==> inputs of juniper <==
==> flow/design.v (excerpt) <==
 module Basys3_Abacus_Top(
	 input clk,
	 input rst,
    input btnC,
    input btnR,
    input btnU,
    input [15:0] sw,
     output [6:0] seg,
     output dp,
     output [3:0] an,
     output [15:0] led
 );
==> flow/config.mk <==
export PLATFORM = sky130hd
export DESIGN_NAME = Basys3_Abacus_Top
export DESIGN_NICKNAME = Basys3_Abacus_Top
export VERILOG_FILES = /design/flow/design.v
export SDC_FILE = /design/flow/constraint.sdc
export NUM_CORES = 4
export LEC_CHECK = 0
export ABC_AREA = 1
export CAP_MARGIN = 20
export CORE_ASPECT_RATIO = 1.39
export CORE_MARGIN = 2
export CORE_UTILIZATION = 72
export CTS_CLUSTER_DIAMETER = 36
export CTS_CLUSTER_SIZE = 10
export PLACE_DENSITY = 0.42
export SETUP_SLACK_MARGIN = 0.45
export SLEW_MARGIN = 20
==> flow/constraint.sdc <==
create_clock -name core_clock -period 3.88 [get_ports {clk}]
set_input_delay 0.7760 -clock core_clock [delete_from_list [all_inputs] [get_ports {clk}]]
set_output_delay 0.7760 -clock core_clock [all_outputs]
set_load 0.01 [all_outputs]
run.sh (not shown) runs the stock make flow with config.mk's settings and CLKGATE_MAP_FILE=.
==> inputs of pepper, as changes to juniper <==
==> flow/config.mk (replaced) <==
export PLATFORM = sky130hd
export DESIGN_NAME = Basys3_Abacus_Top
export DESIGN_NICKNAME = Basys3_Abacus_Top
export VERILOG_FILES = /design/flow/design.v
export SDC_FILE = /design/flow/constraint.sdc
export NUM_CORES = 4
export LEC_CHECK = 0
export CAP_MARGIN = 10
export CELL_PAD_IN_SITES_DETAIL_PLACEMENT = 2
export CORE_MARGIN = 6
export CORE_UTILIZATION = 18
export CTS_CLUSTER_DIAMETER = 251
export SLEW_MARGIN = 20
==> flow/constraint.sdc (replaced) <==
create_clock -name core_clock -period 7.02 [get_ports {clk}]
set_input_delay 1.4040 -clock core_clock [delete_from_list [all_inputs] [get_ports {clk}]]
set_output_delay 1.4040 -clock core_clock [all_outputs]
set_load 0.01 [all_outputs]
==> summary of the runs <==
Against juniper, the worst setup slack of pepper is better by 1.0 ns.
Against juniper, the fmax of pepper is lower by 32%.
Utilization: juniper is higher than pepper (67 points).
juniper finished with setup timing left. pepper went through all stages and came out clean.
Between juniper and pepper, the lower combinational power is in pepper (gap about 140%, measured against pepper).
Against juniper, the synthesized cell count of pepper is smaller by about 10%.
The die size of pepper is 4.3 times that of juniper.
Between juniper and pepper, the lower clock skew is in juniper (gap 0.0020 ns).


==> 08-12: inputs <==
Basys3_Abacus_Top again, from the RTL that the note above started with.
==> flow/design.v (excerpt) <==
 module Basys3_Abacus_Top(
	 input clk,
	 input rst,
    input btnC,
    input btnR,
    input btnU,
    input [15:0] sw,
     output [6:0] seg,
     output dp,
     output [3:0] an,
     output [15:0] led
 );
make LEC_CHECK=0 ABC_AREA=1 CAP_MARGIN=40 CELL_PAD_IN_SITES_GLOBAL_PLACEMENT=2 CORE_ASPECT_RATIO=0.77 CORE_MARGIN=2 CORE_UTILIZATION=70 CTS_CLUSTER_SIZE=43 MAX_ROUTING_LAYER=met4 MIN_ROUTING_LAYER=met2 SLEW_MARGIN=25 TNS_END_PERCENT=100 finish   # period 8.53 ns
==> inputs of 04-24, as changes to 08-12 <==
- CAP_MARGIN: 40 -> 35
- CELL_PAD_IN_SITES_GLOBAL_PLACEMENT: 2 -> unset
- CORE_ASPECT_RATIO: 0.77 -> 1.09
- CORE_UTILIZATION: 70 -> 40
- CTS_CLUSTER_SIZE: 43 -> 90
- MAX_ROUTING_LAYER: met4 -> unset
- MIN_ROUTING_LAYER: met2 -> unset
- PLACE_DENSITY_LB_ADDON: unset -> 0.07
- SLEW_MARGIN: 25 -> 20
- TNS_END_PERCENT: 100 -> unset
==> flow/constraint.sdc (replaced) <==
create_clock -name core_clock -period 10.0 [get_ports {clk}]
set_input_delay 2.0000 -clock core_clock [delete_from_list [all_inputs] [get_ports {clk}]]
set_output_delay 2.0000 -clock core_clock [all_outputs]
set_load 0.01 [all_outputs]
==> inputs of 02-16, as changes to 08-12 <==
- CAP_MARGIN: 40 -> 20
- CELL_PAD_IN_SITES_GLOBAL_PLACEMENT: 2 -> unset
- CORE_ASPECT_RATIO: 0.77 -> unset
- CORE_UTILIZATION: 70 -> 72
- CTS_CLUSTER_DIAMETER: unset -> 29
- CTS_CLUSTER_SIZE: 43 -> unset
- MAX_ROUTING_LAYER: met4 -> unset
- MIN_ROUTING_LAYER: met2 -> unset
- PLACE_DENSITY_LB_ADDON: unset -> 0.26
- SETUP_SLACK_MARGIN: unset -> -0.16
- SLEW_MARGIN: 25 -> 0
- TNS_END_PERCENT: 100 -> unset
==> flow/constraint.sdc (replaced) <==
create_clock -name core_clock -period 4.02 [get_ports {clk}]
set_input_delay 0.8040 -clock core_clock [delete_from_list [all_inputs] [get_ports {clk}]]
set_output_delay 0.8040 -clock core_clock [all_outputs]
set_load 0.01 [all_outputs]
==> inputs of 09-05, as changes to 08-12 <==
- CAP_MARGIN: 40 -> 20
- CELL_PAD_IN_SITES_GLOBAL_PLACEMENT: 2 -> unset
- CORE_ASPECT_RATIO: 0.77 -> unset
- CORE_UTILIZATION: 70 -> 72
- CTS_CLUSTER_DIAMETER: unset -> 394
- CTS_CLUSTER_SIZE: 43 -> 10
- HOLD_SLACK_MARGIN: unset -> 0.3
- MAX_ROUTING_LAYER: met4 -> unset
- MIN_ROUTING_LAYER: met2 -> unset
- PLACE_DENSITY: unset -> 0.42
- SETUP_SLACK_MARGIN: unset -> 0.45
- SLEW_MARGIN: 25 -> 20
- TNS_END_PERCENT: 100 -> unset
==> flow/constraint.sdc (replaced) <==
create_clock -name core_clock -period 3.88 [get_ports {clk}]
set_input_delay 0.7760 -clock core_clock [delete_from_list [all_inputs] [get_ports {clk}]]
set_output_delay 0.7760 -clock core_clock [all_outputs]
set_load 0.01 [all_outputs]
==> comparison <==
08-12 ended with an error in global placement without I/O (3_1_place_gp_skip_io). 02-16 finished but fails on setup timing. 09-05 ran to the end with violations: setup timing. 04-24 produced a clean layout. The lowest clock-buffer cell count belongs to 09-05, the highest to 02-16. In area after synthesis, 04-24 and 09-05 do not differ. Of 09-05 and 02-16, 09-05 has the higher sequential share of layout area (gap 1.1 points). Combinational power is about the same in 02-16 and 09-05. Via count: 04-24 < 09-05 < 02-16. Hold slack: 09-05 > 02-16 > 04-24.
==> figures <==
| quantity | 02-16 | 08-12 | 09-05 | 04-24 |
|---|---|---|---|---|
| Antenna fix cells | 0 | - | 0 | 0 |
| Worst endpoint required time | 4440 ps | - | 4360 ps | 8000 ps |
| Run status | failed layout checks | stopped before the end | failed layout checks | finished clean |
| Failing step | - | global placement without I/O (3_1_place_gp_skip_io) | - | - |
| Violated checks | setup timing | - | setup timing | - |
| Portion of the clock cycle consumed by the worst path in the final layout | 1.13 | - | 1.13 | 0.613 |
| Post-CTS repair timing setup buffer count | 8 | - | 11 | 0 |
| Routed wire length | 41500 um | - | 36600 um | 32000 um |
| Comb power | 0.243 mW | - | 0.240 mW | 0.0823 mW |
| RSZ-0062 raised after global routing | true | - | true | false |
| Final non-filler cell total | 2693 | - | 2686 | 2822 |
| Iteration-0 DRC Markers | 1262 | - | 886 | 510 |
| Worst Min Path Start | u_btnc.u4.count[0]$_SDFF_PP0_ | - | u_btnR.u4.count[0]$_SDFF_PP0_ | u5.clkdiv[0]$_SDFF_PP0_ |
| Area-dominant class | logic gates | - | logic gates | logic gates |
| Slew HR | 0.309 | - | 0.356 | 0.463 |
| WL/cell | 15.4 um | - | 13.6 um | 11.3 um |


==> run P: inputs <==
Basys3_Abacus_Top again, from the RTL that the note above started with.
clock: 8.31 ns
lec_check: 0
cap_margin: 20
core_margin: 2
core_utilization: 68
cts_cluster_diameter: 44
cts_cluster_size: 87
hold_slack_margin: 0.3
slew_margin: 20
==> run G (differences from run P) <==
- ABC_AREA: not set -> 1
- CORE_UTILIZATION: 68 -> 72
- CTS_CLUSTER_DIAMETER: 44 -> not set
- CTS_CLUSTER_SIZE: 87 -> not set
- HOLD_SLACK_MARGIN: 0.3 -> not set
==> flow/constraint.sdc (replaced) <==
create_clock -name core_clock -period 12.4 [get_ports {clk}]
set_input_delay 2.4800 -clock core_clock [delete_from_list [all_inputs] [get_ports {clk}]]
set_output_delay 2.4800 -clock core_clock [all_outputs]
set_load 0.01 [all_outputs]
==> run Z (differences from run P) <==
- CORE_UTILIZATION: 68 -> 67
- CTS_CLUSTER_DIAMETER: 44 -> not set
- CTS_CLUSTER_SIZE: 87 -> 15
- HOLD_SLACK_MARGIN: 0.3 -> not set
==> flow/constraint.sdc (replaced) <==
create_clock -name core_clock -period 5.25 [get_ports {clk}]
set_input_delay 1.0500 -clock core_clock [delete_from_list [all_inputs] [get_ports {clk}]]
set_output_delay 1.0500 -clock core_clock [all_outputs]
set_load 0.01 [all_outputs]
==> comparison <==
Run P finished clean. Run Z finished but fails on setup timing. Run G completed with no timing, DRC or antenna violations.
Of run G and run P, run G has the higher worst setup slack (gap 3.2 ns).
Critical path depth: run P > run Z > run G.
First-iteration DRC count, lowest first: run G, run P, run Z.
Non-clock buffer count, highest first: run Z, run P, run G.
Against run Z, the die area of run P is smaller by 1.4%.


==> trial 9 <==
==> flow/design.v <==
`timescale 1ns / 1ps
module rise_detect(
    input clk,
    input rst,
    input d,
    output rise
);
reg d_q;
always @(posedge clk) begin
    if(rst)
        d_q <= 0;
    else
        d_q <= d;
end
assign rise = d & ~d_q;
endmodule
`timescale 1ns / 1ps
module divider
#(parameter COUNT = 32'd499)
(
	input clk,
    input rst,
    input en,
    output divided_clk
    );
reg [31:0] count;
reg div_temp;
always @(posedge clk) begin
    if(rst) begin
        count <= 0;
        div_temp <= 0;
    end else if(en) begin
        count <= count + 1;
	    if(count == COUNT)
	    begin
	       count <= 0;
	       div_temp <= ~div_temp;
	    end
    end
end 
assign divided_clk = div_temp;
endmodule
`timescale 1ns / 1ps
module eight_bit_counter
#(parameter COUNT = 5)
(
    input wire clk,
    input wire rst,
    input wire tick,
    input wire reset_count,
    output wire rollover,
    output wire [7:0] count_out
);
reg int_rollover;
reg [7:0] int_count;
always @(posedge clk) begin
    if(rst || reset_count) begin
        int_count <= 0;
        int_rollover <= 0;
    end else if(tick) begin
        if(int_count == COUNT) begin
            int_count <= 0;
            int_rollover <= 1;
        end else begin
            int_count <= int_count + 1;
            int_rollover <= 0;
        end
    end 
end
assign rollover = int_rollover;
assign count_out = int_count;
endmodule
`timescale 1ns / 1ps
module bin_to_decimal(
	input [15:0] B,
	output reg [19:0] bcdout
	);
	reg [35:0] z;
	integer i;
always @(*)
  begin
    for(i = 0; i <= 35; i = i+1)
	z[i] = 0;
    z[18:3] = B;  
    repeat(13)
	 begin
	if(z[19:16] > 4)	
		z[19:16] = z[19:16] + 3;
	if(z[23:20] > 4) 	
		z[23:20] = z[23:20] + 3;
	if(z[27:24] > 4) 	
		z[27:24] = z[27:24] + 3;
	if(z[31:28] > 4) 	
		z[31:28] = z[31:28] + 3;
	if(z[35:32] > 4) 	
		z[35:32] = z[35:32] + 3;
	z[35:1] = z[34:0];
    end      
    bcdout = z[35:16]; 
  end         
endmodule
`timescale 1ns / 1ps
module increment_selector(
input selector,
input in_0,
input in_1,
output signal
    );
reg signal_temp;
always @(*) begin
    if(selector) begin
        signal_temp <= in_0;
    end else begin
        signal_temp <= in_1;
    end
end
assign signal = signal_temp;
endmodule
`timescale 1ns / 1ps
module count_time(
input master_clock,
input rst,
input set_time,
input increment_hours,
input increment_minutes,
output [5:0] raw_value_mins,
output [5:0] raw_value_hrs,
output [7:0] hours_bcd,
output [7:0] minutes_bcd,
output [7:0] seconds_bcd
    );
wire minutes_increment;
wire hours_increment;
wire seconds_ticker;
wire minutes_ticker;
wire hours_ticker;
wire [7:0] seconds_raw_value;
wire [7:0] minutes_raw_value;
wire [7:0] hours_raw_value;
wire seconds_tick;
wire minutes_tick;
wire hours_tick;
assign raw_value_hrs = hours_raw_value[5:0];
assign raw_value_mins = minutes_raw_value[5:0];
divider u1(
.clk(master_clock),
.rst(rst),
.en(1'b1),
.divided_clk(seconds_ticker)
);
rise_detect u1_edge(
.clk(master_clock),
.rst(rst),
.d(seconds_ticker),
.rise(seconds_tick)
);
eight_bit_counter #(.COUNT(59)) u2 (
.clk(master_clock),
.rst(rst),
.tick(seconds_tick),
.reset_count(1'b0),
.rollover(minutes_ticker),
.count_out(seconds_raw_value[7:0])
);
increment_selector u3(
.selector(set_time),
.in_0(increment_minutes),
.in_1(minutes_ticker),
.signal(minutes_increment)
);
rise_detect u3_edge(
.clk(master_clock),
.rst(rst),
.d(minutes_increment),
.rise(minutes_tick)
);
eight_bit_counter #(.COUNT(59)) u4 (
.clk(master_clock),
.rst(rst),
.tick(minutes_tick),
.reset_count(1'b0),
.count_out(minutes_raw_value[7:0]),
.rollover(hours_ticker)
);
increment_selector u5(
.selector(set_time),
.in_0(increment_hours),
.in_1(hours_ticker),
.signal(hours_increment)
);
rise_detect u5_edge(
.clk(master_clock),
.rst(rst),
.d(hours_increment),
.rise(hours_tick)
);
eight_bit_counter #(.COUNT(23)) u6 (
.clk(master_clock),
.rst(rst),
.tick(hours_tick),
.reset_count(1'b0),
.rollover(),
.count_out(hours_raw_value)
);
bin_to_decimal u7(
.B(seconds_raw_value[7:0]),
.bcdout(seconds_bcd)
);
bin_to_decimal u8(
.B(minutes_raw_value[7:0]),
.bcdout(minutes_bcd)
);
bin_to_decimal u9(
.B(hours_raw_value[7:0]),
.bcdout(hours_bcd)
);
endmodule
`timescale 1ns / 1ps
module debounce_button(
input clk,
input rst,
input debounce_in,
output debounce_out
    );
wire q_temp1;
wire q_temp2;
wire q_temp3;
wire q_temp3_bar;
wire slow_clk;
wire slow_tick;
assign q_temp3_bar = ~q_temp3;
assign debounce_out = q_temp3_bar & q_temp2;
d_flipflop u1(
.clk(clk),
.rst(rst),
.en(slow_tick),
.D(debounce_in),
.Q(q_temp1)
);
d_flipflop u2(
.clk(clk),
.rst(rst),
.en(slow_tick),
.D(q_temp1),
.Q(q_temp2)
);
d_flipflop u3(
.clk(clk),
.rst(rst),
.en(slow_tick),
.D(q_temp2),
.Q(q_temp3)
);
divider #(.COUNT(32'd15)) u4(
.clk(clk),
.rst(rst),
.en(1'b1),
.divided_clk(slow_clk)
);
rise_detect u4_edge(
.clk(clk),
.rst(rst),
.d(slow_clk),
.rise(slow_tick)
);
endmodule
module d_flipflop(
input clk,
input rst,
input en,
input D,
output reg Q
);
always @(posedge clk)begin
    if(rst)
        Q <= 0;
    else if(en)
        Q <= D;
end
endmodule
`timescale 1ns / 1ps
module set_time(
input master_clk,
input rst,
input change_selection,
input increment_selection,
output reg set_minutes,
output reg set_hours
    );
reg previous_change_selection_state;
reg previous_increment_selection_state;
reg mode;
always @(posedge master_clk) begin
    if(rst) begin
        mode <= 0;
        previous_change_selection_state <= 0;
    end else if(change_selection && !previous_change_selection_state) begin
        mode <= ~mode;
        previous_change_selection_state <= 1;
    end else if (!change_selection && previous_change_selection_state) begin
        mode <= mode;
        previous_change_selection_state <= 0;
    end else begin
        mode <= mode;
        previous_change_selection_state <= previous_change_selection_state;
    end
end
always @(posedge master_clk) begin
    if(rst) begin
        set_minutes <= 0;
        set_hours <= 0;
        previous_increment_selection_state <= 0;
    end else if(increment_selection && (!previous_increment_selection_state)) begin
        if(mode) begin
             set_minutes <= 1;
             set_hours <= 0;         
        end else begin
             set_minutes <= 0;
             set_hours <= 1;   
        end
        previous_increment_selection_state <= 1;
    end else if(!increment_selection && previous_increment_selection_state) begin
        set_minutes <= 0;
        set_hours <= 0; 
        previous_increment_selection_state <= 0;
    end else begin
        set_minutes <= 0;
        set_hours <= 0; 
        previous_increment_selection_state <= previous_increment_selection_state;
    end    
end    
endmodule
`timescale 1ns / 1ps
module stopwatch(
input master_clock,
input rst,
input enable,
input trigger,
input reset,
output [7:0] seconds_bcd,
output [7:0] milliseconds_bcd
    );
reg master_clock_mux;
reg trigger_enable;
reg previous_state;
wire milliseconds_tick;
wire seconds_tick;
wire milliseconds_ticker;
wire seconds_ticker;
wire [7:0] milliseconds_raw_value;
wire [7:0] seconds_raw_value;
always @(posedge master_clock) begin
    if(rst) begin
        trigger_enable <= 0;
        previous_state <= 0;
    end else if(trigger && !previous_state) begin
        trigger_enable <= ~trigger_enable;
        previous_state <= 1;
    end else if (!trigger && previous_state) begin
        trigger_enable <= trigger_enable;
        previous_state <= 0;
    end else begin
        trigger_enable <= trigger_enable;
        previous_state <= previous_state;
    end
end
always @(*) begin
    if(enable && trigger_enable) begin
        master_clock_mux = 1'b1;
    end
    else begin
        master_clock_mux = 1'b0;
    end
end
divider #(.COUNT(32'd4)) u1(
.clk(master_clock),
.rst(rst),
.en(master_clock_mux),
.divided_clk(milliseconds_ticker)
);
rise_detect u1_edge(
.clk(master_clock),
.rst(rst),
.d(milliseconds_ticker),
.rise(milliseconds_tick)
);
eight_bit_counter #(.COUNT(99)) u2 (
.clk(master_clock),
.rst(rst),
.tick(milliseconds_tick),
.reset_count(reset),
.count_out(milliseconds_raw_value[7:0]),
.rollover(seconds_ticker)
);
rise_detect u2_edge(
.clk(master_clock),
.rst(rst),
.d(seconds_ticker),
.rise(seconds_tick)
);
eight_bit_counter #(.COUNT(99)) u3 (
.clk(master_clock),
.rst(rst),
.tick(seconds_tick),
.rollover(),
.reset_count(reset),
.count_out(seconds_raw_value[7:0])
);
bin_to_decimal u4(
.B(milliseconds_raw_value[7:0]),
.bcdout(milliseconds_bcd)
);
bin_to_decimal u5(
.B(seconds_raw_value[7:0]),
.bcdout(seconds_bcd)
);
endmodule
`timescale 1ns / 1ps
module alarm(
input [5:0] alarm_mins,
input [5:0] alarm_hours,
input [5:0] mins_value,
input [5:0] hours_value,
output reg [15:0] flash
    );
always @(*) begin
    if((mins_value == alarm_mins) && (hours_value == alarm_hours)) begin
        flash <= 16'b1111111111111111;
    end else begin
        flash <= 0;
    end
end    
endmodule
`timescale 1ns / 1ps
module converter(
input [1:0] converter_input,
output reg [3:0] converter_output
    );
always @(*) begin
    case(converter_input)
        2'b00 : converter_output <= 4'b0001;
        2'b01 : converter_output <= 4'b0010;
        2'b10 : converter_output <= 4'b0100;
        default : converter_output <= 4'b1000;
    endcase
end   
endmodule
`timescale 1ns / 1ps
module mux
(
input selector,
input [15:0] group0,
input [15:0] group1,
output [15:0] group_out
);
reg [15:0] group_temp;    
assign group_out[15:0] = group_temp[15:0];  
always @(*) begin
    if(selector == 0) begin
        group_temp[15:0] <= group0[15:0];
    end
    else begin
        group_temp[15:0] <= group1[15:0];
    end
end    
endmodule
`timescale 1ns / 1ps
module display_demux(
input [1:0] mode,
input [15:0] clock_module_bcd,
input [15:0] stop_watch_bcd,
input [15:0] set_alarm_bcd,
output reg [15:0] output_bcd
);
always @(*) begin
    case(mode)
        2'b00 : output_bcd <= clock_module_bcd;
        2'b01 : output_bcd <= stop_watch_bcd;
        2'b10 : output_bcd <= clock_module_bcd;
        default : output_bcd <= set_alarm_bcd;
    endcase
end
endmodule
`timescale 1ns / 1ps
module seg7decimal(
	 input [15:0] x,
    input clk,
    input rst,
    input clr,
    output reg [6:0] a_to_g,
    output reg [3:0] an,
    output wire dp 
	 );
wire [1:0] s;	 
reg [3:0] digit;
wire [3:0] aen;
reg [3:0] clkdiv;
assign dp = 1;
assign s = clkdiv[3:2];
assign aen = 4'b1111;  
always @(posedge clk) 
	if (rst) digit <= 4'd0; else
	case(s)
	0:digit <= x[3:0];  
	1:digit <= x[7:4];  
	2:digit <= x[11:8];  
	3:digit <= x[15:12];  
	default:digit <= x[3:0];
	endcase
	always @(*)
case(digit)
0:a_to_g = 7'b1000000; 
1:a_to_g = 7'b1111001; 
2:a_to_g = 7'b0100100; 
3:a_to_g = 7'b0110000; 
4:a_to_g = 7'b0011001; 
5:a_to_g = 7'b0010010; 
6:a_to_g = 7'b0000010; 
7:a_to_g = 7'b1111000; 
8:a_to_g = 7'b0000000; 
9:a_to_g = 7'b0010000; 
'hA:a_to_g = 7'b0111111;  
'hB:a_to_g = 7'b1111111;  
'hC:a_to_g = 7'b1110111;
default: a_to_g = 7'b0000000;  
endcase
always @(*)begin
an=4'b1111;
if(aen[s] == 1)
an[s] = 0;
end
always @(posedge clk) begin
if ( clr == 1 || rst == 1)
clkdiv <= 0;
else
clkdiv <= clkdiv+1;
end
endmodule
`timescale 1ns / 1ps
 module Basys3_Abacus_Top(
	 input clk,
	 input rst,
    input btnC,
    input btnR,
    input btnU,
    input [15:0] sw,
     output [6:0] seg,
     output dp,
     output [3:0] an,
     output [15:0] led
 );
wire[15:0] seven_seg_input;
wire[15:0] clock_module_mux_output;
wire[15:0] joiner;
wire [7:0] hours_bcd;
wire [7:0] minutes_bcd;
wire [7:0] seconds_bcd;
wire [7:0] stopwatch_ms_bcd;
wire [7:0] stopwatch_s_bcd;
wire clock_mode;
wire stop_watch_mode;
wire set_time_mode;
wire set_alarm_mode;
wire set_time_inc_mins;
wire set_time_inc_hours;
wire [5:0] raw_value_mins;
wire [5:0] raw_value_hrs;
wire btnC_debounced;
wire btnU_debounced;
wire btnR_debounced;
debounce_button u_btnc(
.clk(clk),
.rst(rst),
.debounce_in(btnC),
.debounce_out(btnC_debounced)
);
debounce_button u_btnu(
.clk(clk),
.rst(rst),
.debounce_in(btnU),
.debounce_out(btnU_debounced)
);
debounce_button u_btnR(
.clk(clk),
.rst(rst),
.debounce_in(btnR),
.debounce_out(btnR_debounced)
);
converter u_mode(
.converter_input({sw[1],sw[0]}),
.converter_output({set_alarm_mode, set_time_mode, stop_watch_mode, clock_mode})
);
alarm u_alarm(
.alarm_mins(sw[9:4]),
.alarm_hours(sw[15:10]),
.mins_value(raw_value_mins),
.hours_value(raw_value_hrs),
.flash(led)
);
count_time u1(
.master_clock(clk),
.rst(rst),
.set_time(set_time_mode),
.increment_hours(set_time_inc_hours),
.increment_minutes(set_time_inc_mins),
.raw_value_mins(raw_value_mins),
.raw_value_hrs(raw_value_hrs),
.hours_bcd(hours_bcd),
.minutes_bcd(minutes_bcd),
.seconds_bcd(seconds_bcd)
);
mux u2(
.selector(btnC),
.group0({hours_bcd[7:0], minutes_bcd[7:0]}),
.group1(seconds_bcd[7:0]),
.group_out(clock_module_mux_output[15:0])
);
stopwatch u3
(
.master_clock(clk),
.rst(rst),
.enable(stop_watch_mode),
.trigger(btnC_debounced),
.reset(btnR_debounced),
.seconds_bcd(stopwatch_s_bcd),
.milliseconds_bcd(stopwatch_ms_bcd)
);
set_time u_set_time(
.master_clk(clk),
.rst(rst),
.change_selection(btnR_debounced),
.increment_selection(btnU_debounced),
.set_minutes(set_time_inc_mins),
.set_hours(set_time_inc_hours)
    );
display_demux u_display_demux(
.mode({sw[1],sw[0]}),
.clock_module_bcd(clock_module_mux_output),
.stop_watch_bcd({stopwatch_s_bcd, stopwatch_ms_bcd}),
.set_alarm_bcd(16'd0),
.output_bcd(seven_seg_input)
);
seg7decimal u5 (
.x(seven_seg_input[15:0]),
.clk(clk),
.rst(rst),
.clr(1'b0),
.a_to_g(seg),
.an(an),
.dp(dp)
);
endmodule
==> flow/run.sh <==
#!/bin/bash
# the make line also repeats each setting of config.mk as NAME=value (left out here)
make -C /OpenROAD-flow-scripts/flow DESIGN_CONFIG=/design/flow/config.mk WORK_HOME=/design/flow/orfs CLKGATE_MAP_FILE= finish
==> flow/config.mk <==
export PLATFORM = sky130hd
export DESIGN_NAME = Basys3_Abacus_Top
export DESIGN_NICKNAME = Basys3_Abacus_Top
export VERILOG_FILES = /design/flow/design.v
export SDC_FILE = /design/flow/constraint.sdc
export NUM_CORES = 4
export LEC_CHECK = 0
export ABC_AREA = 0
export CAP_MARGIN = 20
export CELL_PAD_IN_SITES_DETAIL_PLACEMENT = 1
export CELL_PAD_IN_SITES_GLOBAL_PLACEMENT = 1
export CORE_ASPECT_RATIO = 0.72
export CORE_MARGIN = 4
export CORE_UTILIZATION = 40
export CTS_CLUSTER_SIZE = 72
export GPL_TIMING_DRIVEN = 0
export MIN_ROUTING_LAYER = met2
export PLACE_DENSITY_LB_ADDON = 0.28
export SETUP_SLACK_MARGIN = -0.6
export SLEW_MARGIN = 20
export TNS_END_PERCENT = 45
==> flow/constraint.sdc <==
create_clock -name core_clock -period 9.17 [get_ports {clk}]
set_input_delay 1.8340 -clock core_clock [delete_from_list [all_inputs] [get_ports {clk}]]
set_output_delay 1.8340 -clock core_clock [all_outputs]
set_load 0.01 [all_outputs]
==> trial 4: changes against trial 9 <==
==> flow/config.mk (replaced) <==
export PLATFORM = sky130hd
export DESIGN_NAME = Basys3_Abacus_Top
export DESIGN_NICKNAME = Basys3_Abacus_Top
export VERILOG_FILES = /design/flow/design.v
export SDC_FILE = /design/flow/constraint.sdc
export NUM_CORES = 4
export LEC_CHECK = 0
export ABC_AREA = 1
export CAP_MARGIN = 20
export CORE_MARGIN = 2
export CORE_UTILIZATION = 72
export CTS_CLUSTER_DIAMETER = 29
export PLACE_DENSITY_LB_ADDON = 0.26
export SETUP_SLACK_MARGIN = 0.86
export SLEW_MARGIN = 20
==> flow/constraint.sdc (replaced) <==
create_clock -name core_clock -period 4.87 [get_ports {clk}]
set_input_delay 0.9740 -clock core_clock [delete_from_list [all_inputs] [get_ports {clk}]]
set_output_delay 0.9740 -clock core_clock [all_outputs]
set_load 0.01 [all_outputs]
==> build 87: changes against trial 9 <==
==> flow/config.mk (replaced) <==
export PLATFORM = sky130hd
export DESIGN_NAME = Basys3_Abacus_Top
export DESIGN_NICKNAME = Basys3_Abacus_Top
export VERILOG_FILES = /design/flow/design.v
export SDC_FILE = /design/flow/constraint.sdc
export NUM_CORES = 4
export LEC_CHECK = 0
export ABC_AREA = 1
export CAP_MARGIN = 35
export CELL_PAD_IN_SITES_GLOBAL_PLACEMENT = 1
export CORE_ASPECT_RATIO = 0.79
export CORE_MARGIN = 5
export CORE_UTILIZATION = 71
export CTS_CLUSTER_SIZE = 19
export GPL_TIMING_DRIVEN = 1
export MIN_ROUTING_LAYER = met2
export PLACE_DENSITY_LB_ADDON = 0.07
export SLEW_MARGIN = 20
==> flow/constraint.sdc (replaced) <==
create_clock -name core_clock -period 10.0 [get_ports {clk}]
set_input_delay 2.0000 -clock core_clock [delete_from_list [all_inputs] [get_ports {clk}]]
set_output_delay 2.0000 -clock core_clock [all_outputs]
set_load 0.01 [all_outputs]
==> qor summary <==
item	trial 4	trial 9	build 87
Status	complete, no violations	complete, no violations	stopped before the end
Stage where the flow stopped	-	-	3_1_place_gp_skip_io
Die outline width	150.1 um	244.4 um	175.5 um
Netlist cell types	58	101	58
Compound-gate portion of the synthesized area	0.09021	0.1577	0.09021
Most area-hungry cell class in the final design	multi-input combinational cells	multi-input combinational cells	-
Data arrival, critical path	4.92 ns	7.47 ns	-
Finished Core Util	0.8738	0.4607	-
Critical path depth	30	28	-
H-tree Lvls	2	1	-
Yosys stat chip area	15370 sq um	16090 sq um	15370 sq um
Number of primary I/O pins	49	49	-
Met2 Usage GRT	0.6377	0.3910	-
Critical path start-end classification	reg2reg	reg2reg	-
Crit. End Element	register	register	-
Clock tree from TritonCTS	yes	yes	-
Post-synthesis share of cell area spent on and, or, nand and nor gates	0.3741	0.2767	0.3741
Unrepaired setup endpoints after global routing	true	false	-
Fillers	1123	4883	-
Average via count per standard cell	5.770	7.714	-
GR met3 Demand/Resource	0.06182	0.4554	-
Setup slack after placement	0.4345 ns	2.502 ns	-
Destination of the critical timing path	seg[5]	seg[5]	-
Power figures rest on the tool's default switching activity, not on a simulated workload.
